==> inputs of v10 <==
Design SP_wocg, start of the top module:
module SP_wocg(
	clk,
	rst_n,
	in_valid,
	in_data,
	in_mode,
	out_valid,
	out_data
);
make LEC_CHECK=0 ABC_AREA=1 CAP_MARGIN=20 CORE_MARGIN=2 CORE_UTILIZATION=64 CTS_CLUSTER_SIZE=95 SETUP_SLACK_MARGIN=1.88 SLEW_MARGIN=20 SYNTH_MEMORY_MAX_BITS=16384 TNS_END_PERCENT=5 finish   # period 6.54 ns
run.sh (not shown) runs the stock make flow with config.mk's settings and CLKGATE_MAP_FILE=.
==> inputs of v4, as changes to v10 <==
ABC_AREA = not set   (was 1)
CORE_UTILIZATION = 72   (was 64)
CTS_CLUSTER_DIAMETER = 213   (was not set)
CTS_CLUSTER_SIZE = 100   (was 95)
SETUP_SLACK_MARGIN = not set   (was 1.88)
TNS_END_PERCENT = not set   (was 5)
==> flow/constraint.sdc (replaced) <==
create_clock -name core_clock -period 4.58 [get_ports {clk}]
set_input_delay 0.9160 -clock core_clock [delete_from_list [all_inputs] [get_ports {clk}]]
set_output_delay 0.9160 -clock core_clock [all_outputs]
set_load 0.01 [all_outputs]
==> inputs of v37, as changes to v10 <==
ABC_AREA = not set   (was 1)
CORE_UTILIZATION = 40   (was 64)
CTS_CLUSTER_SIZE = not set   (was 95)
SETUP_SLACK_MARGIN = not set   (was 1.88)
TNS_END_PERCENT = not set   (was 5)
==> flow/constraint.sdc (replaced) <==
create_clock -name core_clock -period 7.58 [get_ports {clk}]
set_input_delay 1.5160 -clock core_clock [delete_from_list [all_inputs] [get_ports {clk}]]
set_output_delay 1.5160 -clock core_clock [all_outputs]
set_load 0.01 [all_outputs]
==> results <==
metric	v10	v4	v37
Final setup vio count	0	-	0
FF-to-FF setup slack	0.57 ns	-	0.40 ns
Sink count of the clock tree	521	-	521
Critical path depth in cells	29	-	18
Tally of nets with antenna violations remaining after routing	0	-	0
Combinational fraction of the cell area	62.0%	-	66.4%
Horizontal die size	310 um	292 um	390 um
Number of instances in the synthesized netlist	8443	6860	6860
MUX area fraction	0.0688%	6.45%	6.45%
Unique cell types	69	122	122
Count of multi-input combinational gates	6132	-	5331
Fillcell total	7669	-	14500
Adder and majority gate portion of the synthesized area	24.9%	25.1%	25.1%
Core Util, Final	73.0%	-	43.6%
Area taken by flip-flops and latches	0.0131 mm2	-	0.0130 mm2
Status	timing/DRC/antenna clean	aborted with a tool error	timing/DRC/antenna clean
Stage where the flow stopped	-	4_1_cts	-
Number of levels in the clock H-tree	2	-	2
Number of max-slew violations in the final report	0	-	0

---

==> job 9880 <==
Starting RTL as in the previous note.
clock: 3.22 ns
lec_check: 0
cap_margin: 20
core_margin: 2
core_utilization: 69
cts_cluster_diameter: 33
cts_cluster_size: 29
setup_slack_margin: 0.95
slew_margin: 20
synth_memory_max_bits: 16384
==> job 8661: changes against job 9880 <==
Settings changed: ABC_AREA set to 1, CORE_UTILIZATION 69 to 72, CTS_CLUSTER_DIAMETER 33 to 225, CTS_CLUSTER_SIZE 29 to not set, SETUP_SLACK_MARGIN 0.95 to not set.
==> flow/constraint.sdc (replaced) <==
create_clock -name core_clock -period 2.68 [get_ports {clk}]
set_input_delay 0.5360 -clock core_clock [delete_from_list [all_inputs] [get_ports {clk}]]
set_output_delay 0.5360 -clock core_clock [all_outputs]
set_load 0.01 [all_outputs]
==> job 8988: changes against job 9880 <==
Settings changed: CTS_CLUSTER_DIAMETER 33 to not set, CTS_CLUSTER_SIZE 29 to not set, SETUP_SLACK_MARGIN 0.95 to not set.
==> flow/constraint.sdc (replaced) <==
create_clock -name core_clock -period 7.58 [get_ports {clk}]
set_input_delay 1.5160 -clock core_clock [delete_from_list [all_inputs] [get_ports {clk}]]
set_output_delay 1.5160 -clock core_clock [all_outputs]
set_load 0.01 [all_outputs]
==> job 4941: changes against job 9880 <==
Settings changed: ABC_AREA set to 1, CORE_UTILIZATION 69 to 64, CTS_CLUSTER_DIAMETER 33 to not set, CTS_CLUSTER_SIZE 29 to not set, SETUP_SLACK_MARGIN 0.95 to 1.88.
==> flow/constraint.sdc (replaced) <==
create_clock -name core_clock -period 8.26 [get_ports {clk}]
set_input_delay 1.6520 -clock core_clock [delete_from_list [all_inputs] [get_ports {clk}]]
set_output_delay 1.6520 -clock core_clock [all_outputs]
set_load 0.01 [all_outputs]
==> qor summary <==
item                                                                              job 8661                 job 4941                 job 8988                   job 9880
Result of the run                                                aborted with a tool error  complete, no violations  complete, no violations  aborted with a tool error
Failing step                                                                       4_1_cts                        -                        -                    5_1_grt
Placed cell count                                                                    11.1k                     9582                     7874                       9607
Initial DRT Pass Iterations                                                              -                        9                        8                          -
Core Util at FP                                                                      0.729                    0.644                    0.699                      0.699
Min-Delay Startpoint                                                                     -       Mul_inst.tmp3_r[8]       Mul_inst.tmp3_r[2]                          -
Detail Route met2 WL                                                                     -                 81000 µm                 78600 µm                          -
Clk Tree Root Cell                                                                       -                clkbuf_16                clkbuf_16                  clkbuf_16
Number of post-CTS setup repair buffers                                                  -                        7                        0                         98
Area fraction of the dominant cell type after synthesis                              0.217                    0.217                    0.218                      0.218
Final setup violating endpoints                                                          -                        0                        0                          -
Placeable core region                                                            82400 µm²                93200 µm²                85400 µm²                  85400 µm²
Number of tap cells added at floorplan                                                   -                     1254                     1144                          -
Skew final                                                                               -                  32.3 ps                  42.5 ps                          -
Clock transition at path regs                                                            -                    60 ps                    70 ps                          -
Number of failing hold endpoints at the final stage                                      -                        0                        0                          -
Delay of the slowest cell on the worst path                                              -                   540 ps                   910 ps                          -
Worst slack, placed                                                               -3340 ps                  1320 ps                   512 ps                   -3050 ps
Iteration-0 DRC Markers                                                                  -                     5796                     5968                          -
Standard cell with the maximum stage delay on the critical path                          -                     fa_1                  dfrtp_4                          -
Clock period minus worst slack                                                           -                  6150 ps                  7230 ps                          -
Non-clock buffers, area share                                                            -                   0.0157                   0.0220                          -
Post-Place Cell Area                                                             76200 µm²                61600 µm²                61400 µm²                  76000 µm²
Layout clock buffers                                                                     -                       84                       75                          -

---

==> 01-02 <==
SP_wocg again, from the RTL that the note above started with.
Settings: LEC_CHECK=0, ABC_AREA=1, CAP_MARGIN=10, CELL_PAD_IN_SITES_GLOBAL_PLACEMENT=0, CORE_MARGIN=2, CORE_UTILIZATION=72, CTS_CLUSTER_DIAMETER=188, CTS_CLUSTER_SIZE=37, HOLD_SLACK_MARGIN=0.3, SLEW_MARGIN=20, SYNTH_MEMORY_MAX_BITS=16384; clock period 5.07 ns.
==> 09-24: changes against 01-02 <==
ABC_AREA = unset   (was 1)
CORE_UTILIZATION = 70   (was 72)
CTS_CLUSTER_DIAMETER = unset   (was 188)
CTS_CLUSTER_SIZE = unset   (was 37)
HOLD_SLACK_MARGIN = unset   (was 0.3)
PLACE_DENSITY = 0.64   (was unset)
SETUP_SLACK_MARGIN = 0.97   (was unset)
==> flow/constraint.sdc (replaced) <==
create_clock -name core_clock -period 6.64 [get_ports {clk}]
set_input_delay 1.3280 -clock core_clock [delete_from_list [all_inputs] [get_ports {clk}]]
set_output_delay 1.3280 -clock core_clock [all_outputs]
set_load 0.01 [all_outputs]
==> notes <==
- 09-24 completed without violations. 01-02 died in 5_1_grt on GRT-0116.
- Against 01-02, the synthesized cell count of 09-24 is lower by 19%.
- Between 01-02 and 09-24, the lower die area is in 01-02 (gap about 2.2%, measured against 09-24).
- Area after synthesis: 01-02 is larger than 09-24 (about 0.56%).

---

==> job 1339: inputs <==
Starting RTL as in the previous note.
==> flow/config.mk <==
export PLATFORM = sky130hd
export DESIGN_NAME = SP_wocg
export DESIGN_NICKNAME = SP_wocg
export VERILOG_FILES = /design/flow/design.v
export SDC_FILE = /design/flow/constraint.sdc
export NUM_CORES = 4
export LEC_CHECK = 0
export ABC_AREA = 0
export CAP_MARGIN = 10
export CELL_PAD_IN_SITES_DETAIL_PLACEMENT = 1
export CELL_PAD_IN_SITES_GLOBAL_PLACEMENT = 3
export CORE_ASPECT_RATIO = 0.66
export CORE_MARGIN = 10
export CORE_UTILIZATION = 37
export CTS_CLUSTER_DIAMETER = 276
export GPL_TIMING_DRIVEN = 0
export HOLD_SLACK_MARGIN = 0.03
export MAX_ROUTING_LAYER = met4
export PLACE_DENSITY_LB_ADDON = 0.12
export SETUP_SLACK_MARGIN = -0.04
export SLEW_MARGIN = 40
export SYNTH_MEMORY_MAX_BITS = 16384
export TNS_END_PERCENT = 95
==> flow/constraint.sdc <==
create_clock -name core_clock -period 6.64 [get_ports {clk}]
set_input_delay 1.3280 -clock core_clock [delete_from_list [all_inputs] [get_ports {clk}]]
set_output_delay 1.3280 -clock core_clock [all_outputs]
set_load 0.01 [all_outputs]
==> job 9150 (differences from job 1339) <==
- ABC_AREA: 0 -> unset
- CAP_MARGIN: 10 -> 20
- CELL_PAD_IN_SITES_DETAIL_PLACEMENT: 1 -> unset
- CELL_PAD_IN_SITES_GLOBAL_PLACEMENT: 3 -> unset
- CORE_ASPECT_RATIO: 0.66 -> unset
- CORE_MARGIN: 10 -> 2
- CORE_UTILIZATION: 37 -> 70
- CTS_CLUSTER_DIAMETER: 276 -> unset
- GPL_TIMING_DRIVEN: 0 -> unset
- HOLD_SLACK_MARGIN: 0.03 -> unset
- PLACE_DENSITY_LB_ADDON: 0.12 -> unset
- SETUP_SLACK_MARGIN: -0.04 -> unset
- SLEW_MARGIN: 40 -> 20
- TNS_END_PERCENT: 95 -> unset
==> flow/constraint.sdc (replaced) <==
create_clock -name core_clock -period 5.23 [get_ports {clk}]
set_input_delay 1.0460 -clock core_clock [delete_from_list [all_inputs] [get_ports {clk}]]
set_output_delay 1.0460 -clock core_clock [all_outputs]
set_load 0.01 [all_outputs]
==> results <==
| metric | job 9150 | job 1339 |
|---|---|---|
| Post-CTS setup buffers | 265 | 56 |
| Yosys cell count | 6860 | 6860 |
| Post-cts resize count | 819 | 357 |
| Synthesized registers | 521 | 521 |
| Outcome | stopped before the end | timing/DRC/antenna clean |
| Last stage reached | global routing | - |
| Vert. Die Dim | 296 um | 346 um |
| Post-DP Area | 71500 um^2 | 63200 um^2 |
| Floorplan Utilization | 70.4% | 37.3% |
| Die Span X | 296 um | 515 um |
| Core ar. | 84900 um^2 | 160000 um^2 |
| Simple-Gate Fraction of Synth Area | 15.2% | 15.2% |
| Xor and xnor area share after synthesis | 4.26% | 4.26% |
| Post-synthesis average cell area | 8.70 um^2 | 8.70 um^2 |
| Global placement routability congestion | 1.02 | 0.903 |
| Number of placement rows | 107 | 119 |
| Number of ports placed on the die boundary | 25 | 25 |
| Number of clock buffers inserted by TritonCTS | 61 | 61 |
| Post-cts hold buffer count | 0 | 0 |
| HPWL after detailed placement | 159 mm | 188 mm |
| Placed cells | 9022 | 9018 |
| Total Die Area | 87700 um^2 | 178000 um^2 |
| Minimum setup slack after placement | -806 ps | -2680 ps |
